==> inputs of onyx <==
// reciprocal_float
module reciprocal_float(
    input clk, rst,
    input start,
    input [31:0] x,
    output [31:0] out,
    output done, zero_flag
);
Settings: LEC_CHECK=0, ABC_AREA=1, CAP_MARGIN=20, CORE_MARGIN=2, CORE_UTILIZATION=65, CTS_CLUSTER_DIAMETER=356, CTS_CLUSTER_SIZE=98, PLACE_DENSITY=0.4, SETUP_SLACK_MARGIN=1.71, SLEW_MARGIN=20, TNS_END_PERCENT=5; clock period 6.16 ns.
run.sh (not shown) runs the stock make flow with config.mk's settings and CLKGATE_MAP_FILE=.
==> harbor: changes against onyx <==
CORE_ASPECT_RATIO = 1.45   (was default)
CORE_UTILIZATION = 72   (was 65)
CTS_CLUSTER_DIAMETER = default   (was 356)
CTS_CLUSTER_SIZE = 16   (was 98)
PLACE_DENSITY = default   (was 0.4)
SETUP_SLACK_MARGIN = 0.58   (was 1.71)
TNS_END_PERCENT = default   (was 5)
==> flow/constraint.sdc (replaced) <==
create_clock -name core_clock -period 2.0 [get_ports {clk}]
set_input_delay 0.4000 -clock core_clock [delete_from_list [all_inputs] [get_ports {clk}]]
set_output_delay 0.4000 -clock core_clock [all_outputs]
set_load 0.01 [all_outputs]
==> cedar: changes against onyx <==
CORE_ASPECT_RATIO = 1.31   (was default)
CORE_UTILIZATION = 64   (was 65)
CTS_CLUSTER_DIAMETER = default   (was 356)
CTS_CLUSTER_SIZE = default   (was 98)
PLACE_DENSITY = default   (was 0.4)
SETUP_SLACK_MARGIN = default   (was 1.71)
TNS_END_PERCENT = default   (was 5)
==> flow/constraint.sdc (replaced) <==
create_clock -name core_clock -period 3.82 [get_ports {clk}]
set_input_delay 0.7640 -clock core_clock [delete_from_list [all_inputs] [get_ports {clk}]]
set_output_delay 0.7640 -clock core_clock [all_outputs]
set_load 0.01 [all_outputs]
==> results <==
cedar ran to the end with violations: setup timing. onyx completed with no timing, DRC or antenna violations. harbor stopped in detailed placement (3_5_place_dp) (DPL-0038).
In onyx the critical path depth is lower than in cedar, by 3.
In onyx the maximum frequency is larger than in cedar, by 1.2%.
Against cedar, the design area of onyx is smaller by 12%.
Synthesized cell count is the same in cedar and onyx.
Clock-buffer cell count is the same in onyx and cedar.

========
==> try-raven <==
==> flow/design.v <==
module register_param #(
    parameter BIT_LENGTH = 2048
) (
    input clk, rst,
    input load,
    input [BIT_LENGTH - 1 : 0] parIn,
    output reg [BIT_LENGTH - 1 : 0] parOut
);
    always@(posedge clk, posedge rst) begin
        if (rst == 1)
            parOut <= 0;
        else begin
            if (load == 1)
                parOut <= parIn;
        end
    end
endmodule
module adder #(
    parameter BIT_LENGTH = 32
) (
    input signed [BIT_LENGTH - 1 : 0] in1, in2,
    input mode,  
    output signed [BIT_LENGTH - 1 : 0] out
);
    assign out = (mode == 1) ? (in1 + in2) : (in1 - in2);
endmodule
module upCounterRE #(
    parameter BIT_LENGTH = 16
) (
    input clk, rst,
    input init_cnt, en_cnt,
    output reg [BIT_LENGTH - 1 : 0] count
);
    always @(posedge clk, posedge rst) begin
        if (rst == 1)
            count <= 0;
        else begin
            if (init_cnt == 1)
                count <= 0;
            else if (en_cnt == 1)
                count <= count + 1;
        end
    end
endmodule
module cordic_linear_DP #(
    parameter FLOAT_SIZE = 24,
    parameter INT_SIZE = 8
) (
    input clk, rst,
    input signed [INT_SIZE + FLOAT_SIZE - 1:0] x, y, z,
    input mode,
    input loadX, loadY, loadZ,loadMode,
    input sel_input, adder_mode,
    input init_cnt, en_cnt,
    output signed [INT_SIZE + FLOAT_SIZE - 1:0] x_out, y_out, z_out,
    output co, phi
);
    wire signed [INT_SIZE + FLOAT_SIZE - 1:0] y_in, z_in;
    wire signed [INT_SIZE + FLOAT_SIZE - 1:0] out_adder_y, out_adder_z;
    assign y_in = (sel_input == 1) ? y : out_adder_y; 
    assign z_in = (sel_input == 1) ? z : out_adder_z; 
    register_param #(.BIT_LENGTH(INT_SIZE + FLOAT_SIZE)) X_Reg(
        .clk(clk),
        .rst(rst),
        .load(loadX),
        .parIn(x),
        .parOut(x_out)
    );
    register_param #(.BIT_LENGTH(INT_SIZE + FLOAT_SIZE)) Y_Reg(
        .clk(clk),
        .rst(rst),
        .load(loadY),
        .parIn(y_in),
        .parOut(y_out)
    );
    register_param #(.BIT_LENGTH(INT_SIZE + FLOAT_SIZE)) Z_Reg(
        .clk(clk),
        .rst(rst),
        .load(loadZ),
        .parIn(z_in),
        .parOut(z_out)
    );
    wire mode_val;
    register_param #(.BIT_LENGTH(1)) M_Reg(
        .clk(clk),
        .rst(rst),
        .load(loadMode),
        .parIn(mode),
        .parOut(mode_val)
    );
    wire [$clog2(FLOAT_SIZE) : 0] iter;
    upCounterRE #(.BIT_LENGTH($clog2(FLOAT_SIZE) + 1)) Iter_Count(
        .clk(clk),
        .rst(rst),
        .init_cnt(init_cnt),
        .en_cnt(en_cnt),
        .count(iter)
    );
    assign co = (iter == (FLOAT_SIZE)) ? 1'b1 : 1'b0;
    wire signed [INT_SIZE + FLOAT_SIZE - 1:0] x_shift, one, one_shift;
    assign x_shift = x >>> iter;
    assign one = { {(INT_SIZE-1){1'b0}}, 1'b1, {(FLOAT_SIZE){1'b0}} }; 
    assign one_shift = one >>> iter;
    adder #(.BIT_LENGTH(INT_SIZE + FLOAT_SIZE)) Y_Adder(
        .in1(y_out),
        .in2(x_shift),
        .mode(adder_mode),
        .out(out_adder_y)
    );
    adder #(.BIT_LENGTH(INT_SIZE + FLOAT_SIZE)) Z_Adder(
        .in1(z_out),
        .in2(one_shift),
        .mode(~adder_mode),
        .out(out_adder_z)
    );
    wire phi_rotate, phi_vector; 
    assign phi_rotate = (z_out[INT_SIZE + FLOAT_SIZE - 1] == 1) ? 1'b0 : 1'b1;
    assign phi_vector = (y_out[INT_SIZE + FLOAT_SIZE - 1] == 1) ? 1'b1 : 1'b0;
    assign phi = (mode_val == 1) ? phi_vector : phi_rotate;
endmodule
module cordic_linear_CU (
    input clk, rst,
    input start,
    input co, phi,
    output reg loadX, loadY, loadZ,loadMode,
    output reg sel_input, adder_mode,
    output reg init_cnt, en_cnt,
    output reg done
);
    parameter [1:0] IDLE = 0, INIT = 1, CALC = 2, DONE = 3;
    reg [1:0] ps, ns;
    always @(ps, start, co) begin
        case (ps)
            IDLE: ns = (start == 1) ? INIT : IDLE;
            INIT: ns = (start == 1 ) ? INIT : CALC;
            CALC: ns = (co == 1) ? DONE : CALC;
            DONE: ns = IDLE;
            default: ns = IDLE;
        endcase
    end
    always @(ps, phi) begin
        loadX = 0;
        loadY = 0;
        loadZ = 0;
        loadMode = 0;
        sel_input = 0;
        adder_mode = 0;
        init_cnt = 0;
        en_cnt = 0;
        done = 0;
        case (ps)
            IDLE: ;
            INIT: begin
                init_cnt = 1;
                loadX = 1;
                loadY = 1;
                loadZ = 1;
                loadMode = 1;
                sel_input = 1;
            end
            CALC: begin
                adder_mode = phi;
                en_cnt = 1;
                sel_input = 0;
                loadY = 1;
                loadZ = 1;
            end 
            DONE: done = 1;
            default: ;
        endcase
    end
    always @(posedge clk or posedge rst) begin
        if (rst == 1)
            ps <= IDLE;
        else 
            ps <= ns;
    end
endmodule
module cordic_linear #(
    parameter FLOAT_SIZE = 24,
    parameter INT_SIZE = 8
) (
    input clk, rst,
    input start,
    input signed [INT_SIZE + FLOAT_SIZE - 1:0] x, y, z,
    input mode,
    output signed [INT_SIZE + FLOAT_SIZE - 1:0] x_out, y_out, z_out,
    output done
);
    wire loadX, loadY, loadZ, loadMode;
    wire sel_input, adder_mode;
    wire init_cnt, en_cnt;
    wire co, phi;
    cordic_linear_DP #(.FLOAT_SIZE(FLOAT_SIZE), .INT_SIZE(INT_SIZE)) DP (
        .clk(clk),
        .rst(rst),
        .x(x),
        .y(y),
        .z(z),
        .mode(mode),
        .loadX(loadX),
        .loadY(loadY),
        .loadZ(loadZ),
        .loadMode(loadMode),
        .sel_input(sel_input),
        .adder_mode(adder_mode),
        .init_cnt(init_cnt),
        .en_cnt(en_cnt),
        .x_out(x_out),
        .y_out(y_out),
        .z_out(z_out),
        .co(co),
        .phi(phi)
    );
    cordic_linear_CU CU (
        .clk(clk),
        .rst(rst),
        .start(start),
        .co(co),
        .phi(phi),
        .loadX(loadX),
        .loadY(loadY),
        .loadZ(loadZ),
        .loadMode(loadMode),
        .sel_input(sel_input),
        .adder_mode(adder_mode),
        .init_cnt(init_cnt),
        .en_cnt(en_cnt),
        .done(done)
    );
endmodule
module reciprocal_float_DP (
    input clk, rst,
    input [31:0] x,
    input loadE, loadM, loadS,
    input selE, start_cordic,
    output [31:0] out,
    output done_cordic, zero_flag
);
    wire [7:0] E_val, E_in;
    wire [7:0] out_sub, E_reg_in;
    assign E_in = x[30:23];
    register_param #(.BIT_LENGTH(8)) E_Reg(
        .clk(clk),
        .rst(rst),
        .load(loadE),
        .parIn(E_reg_in),
        .parOut(E_val)
    );
    wire [22:0] M_val, M_in;
    assign M_in = x[22:0];
    register_param #(.BIT_LENGTH(23)) M_Reg(
        .clk(clk),
        .rst(rst),
        .load(loadM),
        .parIn(M_in),
        .parOut(M_val)
    );
    wire S_val, S_in;
    assign S_in = x[31];
    register_param #(.BIT_LENGTH(1)) S_Reg(
        .clk(clk),
        .rst(rst),
        .load(loadS),
        .parIn(S_in),
        .parOut(S_val)
    );
    assign E_reg_in = (selE == 1) ? E_in : out_sub;
    wire frac_zero;
    assign frac_zero = ~(|M_val);
    wire cin;
    assign cin = (frac_zero == 1) ? 1'b1 : 1'b0;
    assign out_sub = $unsigned(8'd253) - $unsigned(E_val) + cin;
    localparam FLOAT_SIZE = 24;
    localparam INT_SIZE = 2;
    wire signed [INT_SIZE + FLOAT_SIZE - 1:0] x_in, z, y;
    assign y = { {(INT_SIZE-1){1'b0}}, 1'b1, {(FLOAT_SIZE){1'b0}} };  
    assign z = {(INT_SIZE + FLOAT_SIZE){1'b0}};  
    assign x_in = { 2'b01, M_val, 1'b0};
    wire mode;
    assign mode = 1'b1;  
    wire signed [INT_SIZE + FLOAT_SIZE - 1:0] x_out, y_out, z_out;
    cordic_linear #(.FLOAT_SIZE(FLOAT_SIZE), .INT_SIZE(INT_SIZE)) Cordic_core(
        .clk(clk),
        .rst(rst),
        .start(start_cordic),
        .x(x_in),
        .y(y),
        .z(z),
        .mode(mode),
        .x_out(x_out),
        .y_out(y_out),
        .z_out(z_out),
        .done(done_cordic)
    );
    assign out = {S_val, E_val, z_out[22:0] };
    wire exp_zero;
    assign exp_zero = ~(|E_val);
    assign zero_flag = exp_zero && frac_zero;
endmodule
module reciprocal_float_CU (
    input clk, rst,
    input start,
    input done_cordic, zero_input,
    output reg loadE, loadM, loadS,
    output reg selE, start_cordic,
    output reg done, zero_flag
);
    parameter [2:0] IDLE = 0, INIT = 1, EXP = 2, CALC = 3, ZERO = 4;
    reg [2:0] ps, ns;
    always @(ps, start, zero_input, done_cordic) begin
        case (ps)
            IDLE: ns = (start == 1) ? INIT : IDLE;
            INIT: ns = (start == 1) ? INIT : EXP;
            EXP: ns = (zero_input == 1) ? ZERO : CALC;
            CALC: ns = (done_cordic == 1) ? IDLE : CALC;
            ZERO: ns = IDLE; 
            default: ns = IDLE;
        endcase
    end
    always @(ps, done_cordic, zero_input) begin
        loadE = 0;
        loadM = 0;
        loadS = 0;
        selE = 0;
        start_cordic = 0;
        done = 0;
        zero_flag = 0;
        case (ps)
            IDLE: ;
            INIT: begin
                selE = 1;
                loadE = 1;
                loadM = 1;
                loadS = 1;
            end 
            EXP: begin
                loadE = 1;
                start_cordic = ~zero_input;  
            end
            CALC: done = done_cordic;
            ZERO: begin
                done = 1;
                zero_flag = 1;
            end
            default: ;
        endcase
    end
    always @(posedge clk or posedge rst) begin
        if (rst == 1)
            ps <= IDLE;
        else 
            ps <= ns;
    end
endmodule
module reciprocal_float(
    input clk, rst,
    input start,
    input [31:0] x,
    output [31:0] out,
    output done, zero_flag
);
    wire loadE, loadM, loadS;
    wire selE, start_cordic;
    wire done_cordic, zero_input;
    reciprocal_float_DP DP (
        .clk(clk),
        .rst(rst),
        .x(x),
        .loadE(loadE),
        .loadM(loadM),
        .loadS(loadS),
        .selE(selE),
        .start_cordic(start_cordic),
        .out(out),
        .done_cordic(done_cordic),
        .zero_flag(zero_input)
    );
    reciprocal_float_CU CU (
        .clk(clk),
        .rst(rst),
        .start(start),
        .done_cordic(done_cordic),
        .zero_input(zero_input),
        .loadE(loadE),
        .loadM(loadM),
        .loadS(loadS),
        .selE(selE),
        .start_cordic(start_cordic),
        .done(done),
        .zero_flag(zero_flag)
    );
endmodule
==> flow/run.sh <==
#!/bin/bash
# the make line also repeats each setting of config.mk as NAME=value (left out here)
make -C /OpenROAD-flow-scripts/flow DESIGN_CONFIG=/design/flow/config.mk WORK_HOME=/design/flow/orfs CLKGATE_MAP_FILE= finish
==> flow/config.mk <==
export PLATFORM = sky130hd
export DESIGN_NAME = reciprocal_float
export DESIGN_NICKNAME = reciprocal_float
export VERILOG_FILES = /design/flow/design.v
export SDC_FILE = /design/flow/constraint.sdc
export NUM_CORES = 4
export LEC_CHECK = 0
export CAP_MARGIN = 15
export CORE_MARGIN = 2
export CORE_UTILIZATION = 70
export CTS_CLUSTER_DIAMETER = 38
export CTS_CLUSTER_SIZE = 34
export HOLD_SLACK_MARGIN = -0.1
export SLEW_MARGIN = 20
==> flow/constraint.sdc <==
create_clock -name core_clock -period 7.83 [get_ports {clk}]
set_input_delay 1.5660 -clock core_clock [delete_from_list [all_inputs] [get_ports {clk}]]
set_output_delay 1.5660 -clock core_clock [all_outputs]
set_load 0.01 [all_outputs]
==> try-pepper (differences from try-raven) <==
--- a/flow/config.mk
+++ b/flow/config.mk
@@ -7,8 +7,7 @@
 export LEC_CHECK = 0
-export CAP_MARGIN = 15
+export CAP_MARGIN = 20
 export CORE_MARGIN = 2
-export CORE_UTILIZATION = 70
-export CTS_CLUSTER_DIAMETER = 38
-export CTS_CLUSTER_SIZE = 34
-export HOLD_SLACK_MARGIN = -0.1
+export CORE_UTILIZATION = 55
+export CTS_CLUSTER_DIAMETER = 356
+export CTS_CLUSTER_SIZE = 98
 export SLEW_MARGIN = 20
==> flow/constraint.sdc (replaced) <==
create_clock -name core_clock -period 6.16 [get_ports {clk}]
set_input_delay 1.2320 -clock core_clock [delete_from_list [all_inputs] [get_ports {clk}]]
set_output_delay 1.2320 -clock core_clock [all_outputs]
set_load 0.01 [all_outputs]
==> comparison table <==
item	try-pepper	try-raven
Result of the run	timing/DRC/antenna clean	timing/DRC/antenna clean
Power in sequential cells	736 uW	580 uW
Non-clock buffer total of the final layout	93	80
Placed instance area	0.00988 sq mm	0.00973 sq mm
Clock network fraction of design power	34.7%	36.5%
Worst hold margin	0.482 ns	0.491 ns
Total GRT Usage	26.4%	33.2%
Core utilization before placement	55.8%	72.0%
Worst reg2reg setup slack	0.45 ns	1.34 ns
Syn-to-layout area delta	11.6%	9.70%
Post-route standard cell area excluding fillers	0.0102 sq mm	0.0101 sq mm
Comb area share	60.1%	60.9%
Post-placement worst setup slack	0.211 ns	1.43 ns
Chip Height	133 um	118 um
Area of the placeable core	0.0164 sq mm	0.0127 sq mm
Met1 usage in global routing	35.1%	41.9%
Detailed-route wire length on metal 1	10.2 mm	9.48 mm
Weighted congestion reported at the end of routability-driven placement	0.879	0.951
Required arrival time at the worst endpoint	6.40 ns	8.07 ns
Max transition margin	40.0%	28.0%
Power and IR drop assume default switching activity.
